## Classic_Pong_Top
module Classic_Pong_Top (
    input clk_i,
    input rst_i,
    input UART_RX_i,
    input sw1_i,
    input sw2_i,
    input sw3_i,
    input sw4_i,
    output VGA_Hsync_o,
    output VGA_Vsync_o,
    output VGA_Red_0_o,
    output VGA_Red_1_o,
    output VGA_Red_2_o,
    output VGA_Grn_0_o,
    output VGA_Grn_1_o,
    output VGA_Grn_2_o,
    output VGA_Blu_0_o,
    output VGA_Blu_1_o,
    output VGA_Blu_2_o
);
clock: 14.7 ns
lec_check: 0
cap_margin: 15
core_margin: 2
core_utilization: 72
cts_cluster_diameter: 363
cts_cluster_size: 25
hold_slack_margin: 0.29
place_density_lb_addon: 0.0
setup_slack_margin: -0.8
slew_margin: 20
tns_end_percent: 10
run.sh (not shown) runs the stock make flow with config.mk's settings and CLKGATE_MAP_FILE=.
Rerun with:
CAP_MARGIN = 20   (was 15)
CORE_UTILIZATION = 66   (was 72)
CTS_CLUSTER_DIAMETER = default   (was 363)
CTS_CLUSTER_SIZE = default   (was 25)
HOLD_SLACK_MARGIN = default   (was 0.29)
PLACE_DENSITY_LB_ADDON = default   (was 0.0)
SETUP_SLACK_MARGIN = default   (was -0.8)
TNS_END_PERCENT = default   (was 10)
clock period = 10.9 ns   (was 14.7 ns; I/O delays follow)
After rerunning: Final area is higher by a few percent. Count of clock-buffer cells in the layout is higher by 34. Routed wire length is higher slightly. Hold slack degrades by 0.023 ns. Clock power is higher by well over a third. Combinational power is higher by well over a third. Synthesized cell count stays the same. Worst setup slack degrades by 2.8 ns.
Rerun with:
CORE_UTILIZATION = 64   (was 66)
PLACE_DENSITY = 0.6   (was default)
clock period = 9.56 ns   (was 10.9 ns; I/O delays follow)
=> Design area goes up by 0.67%; clock skew is about the same; cell count barely changes; sequential cell count stays the same.
Rerun with:
ABC_AREA = 1   (was default)
CORE_UTILIZATION = 72   (was 64)
PLACE_DENSITY = default   (was 0.6)
clock period = 5.45 ns   (was 9.56 ns; I/O delays follow)
Total power goes up by 68%. Clock power increases by 60%. Cell area grows by 9.5%. Hold slack degrades by 0.032 ns. Sequential power went up by 76%. Sequential share of layout area shrinks by 3.1 points.

---

run Y:
Classic_Pong_Top again, from the RTL that the note above started with.
Design Classic_Pong_Top, start of the top module:
module Classic_Pong_Top (
    input clk_i,
    input rst_i,
    input UART_RX_i,
    input sw1_i,
    input sw2_i,
    input sw3_i,
    input sw4_i,
    output VGA_Hsync_o,
    output VGA_Vsync_o,
    output VGA_Red_0_o,
    output VGA_Red_1_o,
    output VGA_Red_2_o,
    output VGA_Grn_0_o,
    output VGA_Grn_1_o,
    output VGA_Grn_2_o,
    output VGA_Blu_0_o,
    output VGA_Blu_1_o,
    output VGA_Blu_2_o
);
    parameter CLKS_PER_BIT = 217;
    parameter VIDEO_WIDTH = 3;  
    parameter TOTAL_COLS = 800;
    parameter TOTAL_ROWS = 525;
    parameter ACTIVE_COLS = 640;
    parameter ACTIVE_ROWS = 480;
    wire [VIDEO_WIDTH-1:0] Red_Video_Pong_w, Red_Video_Porch_w;
    wire [VIDEO_WIDTH-1:0] Grn_Video_Pong_w, Grn_Video_Porch_w;
    wire [VIDEO_WIDTH-1:0] Blu_Video_Pong_w, Blu_Video_Porch_w;
    wire rx_dv_w;
    UART_RX #(.CLKS_PER_BIT(CLKS_PER_BIT)) UART_RX_Inst
    (
        .clk_i(clk_i),
        .rst_i(rst_i),
        .rx_serial_i(UART_RX_i),
        .rx_dv_o(rx_dv_w),
        .rx_byte_o()
    );
    wire Hsync_w, Vsync_w;
    VGA_Sync_Pulse #( 
        .TOTAL_COLS(TOTAL_COLS),
        .TOTAL_ROWS(TOTAL_ROWS),
        .ACTIVE_COLS(ACTIVE_COLS),
        .ACTIVE_ROWS(ACTIVE_ROWS) 
    ) VGA_Sync_Inst (
        .clk_i(clk_i),
        .rst_i(rst_i),
        .Hsync_o(Hsync_w),
        .Vsync_o(Vsync_w),
        .col_count_o(),
        .row_count_o()
    );
    wire sw1_w, sw2_w, sw3_w, sw4_w;
    Debounced_Switch sw_1 (
        .clk_i(clk_i),
        .rst_i(rst_i),
        .sw_i(sw1_i),
        .sw_o(sw1_w)
    );
    Debounced_Switch sw_2 (
        .clk_i(clk_i),
        .rst_i(rst_i),
        .sw_i(sw2_i),
        .sw_o(sw2_w)
    );
    Debounced_Switch sw_3 (
        .clk_i(clk_i),
        .rst_i(rst_i),
        .sw_i(sw3_i),
        .sw_o(sw3_w)
    );
    Debounced_Switch sw_4 (
        .clk_i(clk_i),
        .rst_i(rst_i),
        .sw_i(sw4_i),
        .sw_o(sw4_w)
    );
    wire Hsync_Pong_w, Vsync_Pong_w;
    Pong_Top #( 
        .TOTAL_COLS(TOTAL_COLS),
  ...
Settings: LEC_CHECK=0, CAP_MARGIN=15, CORE_MARGIN=2, CORE_UTILIZATION=72, CTS_CLUSTER_DIAMETER=363, CTS_CLUSTER_SIZE=25, PLACE_DENSITY_LB_ADDON=0.0, SETUP_SLACK_MARGIN=-0.8, SLEW_MARGIN=20; clock period 15.1 ns.
The final layout from run Y, which completed every stage, passed the timing, design-rule and antenna checks at the end of the flow.
Inputs modified between run Y and run E:
- a deleted CTS_CLUSTER_DIAMETER that had been 363
- a change of CAP_MARGIN from 15 to 20
- a change of CORE_UTILIZATION from 72 to 66
- a deleted CTS_CLUSTER_SIZE that had been 25
- a deleted PLACE_DENSITY_LB_ADDON that had been 0.0
- a deleted SETUP_SLACK_MARGIN that had been -0.8
- a change of the clock period (ns, I/O delays scaled along) from 15.1 to 10.7
### Flow results
On critical path depth: between run E and run Y, it ends up lower for run E.
From run Y to run E the numbers moved as follows: power share of the combinational group dropped 0.4 points; cell area now larger; largest fanout of any net on the critical path shows a reduction of 37.
Going from run Y to run E, met3 layer usage reported by global route grows by 0.58 points.
Signed area change from the synthesized netlist to the final layout, run E and run Y: higher on run E
Route | run E vs run Y | wire longer in run E

---

## run 1
Classic_Pong_Top again, from the RTL that the note above started with.
Settings: LEC_CHECK=0, ABC_AREA=1, CAP_MARGIN=15, CELL_PAD_IN_SITES_GLOBAL_PLACEMENT=0, CORE_MARGIN=2, CORE_UTILIZATION=72, CTS_CLUSTER_DIAMETER=380, CTS_CLUSTER_SIZE=15, GPL_ROUTABILITY_DRIVEN=0, HOLD_SLACK_MARGIN=0.07, MIN_ROUTING_LAYER=met1, PLACE_DENSITY_LB_ADDON=0.02, SETUP_SLACK_MARGIN=-0.14, SLEW_MARGIN=20, TNS_END_PERCENT=70; clock period 5.44 ns.
Input changes introduced in run 2 (baseline for comparison: run 1):
==> flow/config.mk <==
export PLATFORM = sky130hd
export DESIGN_NAME = Classic_Pong_Top
export DESIGN_NICKNAME = Classic_Pong_Top
export VERILOG_FILES = /design/flow/design.v
export SDC_FILE = /design/flow/constraint.sdc
export NUM_CORES = 4
export LEC_CHECK = 0
export ABC_AREA = 1
export CAP_MARGIN = 20
export CORE_MARGIN = 2
export CORE_UTILIZATION = 72
export CTS_CLUSTER_SIZE = 15
export GPL_ROUTABILITY_DRIVEN = 0
export PLACE_DENSITY_LB_ADDON = 0.02
export SETUP_SLACK_MARGIN = 1.58
export SLEW_MARGIN = 20
==> flow/constraint.sdc <==
create_clock -name core_clock -period 5.31 [get_ports {clk_i}]
set_input_delay 1.0620 -clock core_clock [delete_from_list [all_inputs] [get_ports {clk_i}]]
set_output_delay 1.0620 -clock core_clock [all_outputs]
set_load 0.01 [all_outputs]
==> results <==
Going from run 1 to run 2, number of global-route vias before repair grew slightly.
Total buffers and inverters traversed by the critical path: run 2 vs run 1 down 1
The share of the core filled with cells number comes out lower for run 1 vs run 2.
As of run 2, power density over cell area had risen by more than 10% compared to run 1.
Reported for run 2 and run 1, area after synthesis turned out identical to the last digit.
Compare run 2 and run 1 | fraction of the cycle the final worst path needs lower: run 1
Run 2: sum of internal, switching and leakage power higher than run 1
Peak ir drop on the vdd network delta for run 2 relative to run 1: 4.6% higher
Clock-pin slew on the worst setup and hold paths of run 2 is on par with run 1.
The run showing the greater via count is run 2.
Taking run 1 as 1.0, run 2 lands at 1.2 on internal power summed over all cells.
Relative to run 2, the following input files were edited for run 3:
--- a/flow/config.mk
+++ b/flow/config.mk
@@ -12,5 +12,5 @@
 export CTS_CLUSTER_SIZE = 15
 export GPL_ROUTABILITY_DRIVEN = 0
-export PLACE_DENSITY_LB_ADDON = 0.02
-export SETUP_SLACK_MARGIN = 1.58
+export PLACE_DENSITY_LB_ADDON = 0.03
+export SETUP_SLACK_MARGIN = -0.14
 export SLEW_MARGIN = 20
Results
- Setup slack deteriorates in run 3 relative to run 2.
- Compared with run 2, run 3 shows a lower part of the power in the clock network.
- For the synthesis-to-layout area growth, run 3 came in 0.34 points lower than run 2 did.
Setup changes, run 3 to run 4
--- a/flow/config.mk
+++ b/flow/config.mk
@@ -6,11 +6,7 @@
 export NUM_CORES = 4
 export LEC_CHECK = 0
-export ABC_AREA = 1
 export CAP_MARGIN = 20
 export CORE_MARGIN = 2
 export CORE_UTILIZATION = 72
-export CTS_CLUSTER_SIZE = 15
-export GPL_ROUTABILITY_DRIVEN = 0
-export PLACE_DENSITY_LB_ADDON = 0.03
-export SETUP_SLACK_MARGIN = -0.14
+export SETUP_SLACK_MARGIN = 1.58
 export SLEW_MARGIN = 20
Findings:
Compare run 4 and run 3 | count of clock-buffer cells in the layout higher: run 3. Compared with run 3, in run 4 simple-gate share of the synthesized area went down by 8.4 points, final number of hold-violating endpoints about even, die size decreased 0.0027 mm². Looking at the reports, run 4 completed the entire flow and the layout it produced met the timing, design-rule and antenna checks. Run 4 vs run 3 — remaining max-slew budget at the tightest pin dropped 19 points.
[inputs] run 5 vs run 4
--- a/flow/config.mk
+++ b/flow/config.mk
@@ -6,7 +6,13 @@
 export NUM_CORES = 4
 export LEC_CHECK = 0
+export ABC_AREA = 1
 export CAP_MARGIN = 20
+export CORE_ASPECT_RATIO = 0.83
 export CORE_MARGIN = 2
 export CORE_UTILIZATION = 72
+export CTS_CLUSTER_SIZE = 15
+export GPL_ROUTABILITY_DRIVEN = 0
+export HOLD_SLACK_MARGIN = 0.29
+export PLACE_DENSITY_LB_ADDON = 0.02
 export SETUP_SLACK_MARGIN = 1.58
 export SLEW_MARGIN = 20
--- outcome ---
Looking at worst IR drop on VDD, run 5 sits above run 4.
Run 5 ends up with a vertical extent of the die that is about 3.6% lower than in run 4.
| total wire length | run 5 vs run 4 | worse |
In the metrics for run 5 and run 4, the one carrying the lower global-route met1 utilization is run 4.
On total routing resource utilization after global routing: between run 5 and run 4, it ends up higher for run 5.
> inputs changed (run 5 -> run 6)
--- a/flow/config.mk
+++ b/flow/config.mk
@@ -8,11 +8,9 @@
 export ABC_AREA = 1
 export CAP_MARGIN = 20
-export CORE_ASPECT_RATIO = 0.83
+export CORE_ASPECT_RATIO = 1.34
 export CORE_MARGIN = 2
 export CORE_UTILIZATION = 72
-export CTS_CLUSTER_SIZE = 15
-export GPL_ROUTABILITY_DRIVEN = 0
-export HOLD_SLACK_MARGIN = 0.29
-export PLACE_DENSITY_LB_ADDON = 0.02
-export SETUP_SLACK_MARGIN = 1.58
+export CTS_CLUSTER_SIZE = 10
+export PLACE_DENSITY = 0.6
+export SETUP_SLACK_MARGIN = 1.51
 export SLEW_MARGIN = 20
## What came out
- Filler cell count went up by a few percent going from run 5 to run 6.
- Run 6 | stages: all done | timing, DRC, antenna: all pass
- As of run 6, power had risen by a few percent compared to run 5.
- Power density over the cells was lower in run 5 than in run 6.
- The shortest period the worst path allows of run 6 was superior to that of run 5.
- Summary — worst hold slack, run 6 relative to run 5: lower, by 12 ps.
- Changes observed in run 6 relative to run 5: number of DRC violations after detailed-routing iteration 0 dropped about 33%; layout overhead on the synthesized area held steady; total wirelength of the detailed-routed design decreased by about 2.3% relative to the old numbers; wire length on met1 went down by 12%.
- In the metrics for run 6 and run 5, the one carrying the higher final critical-path setup slack is run 6.
Power is estimated from default activity; no workload was simulated.
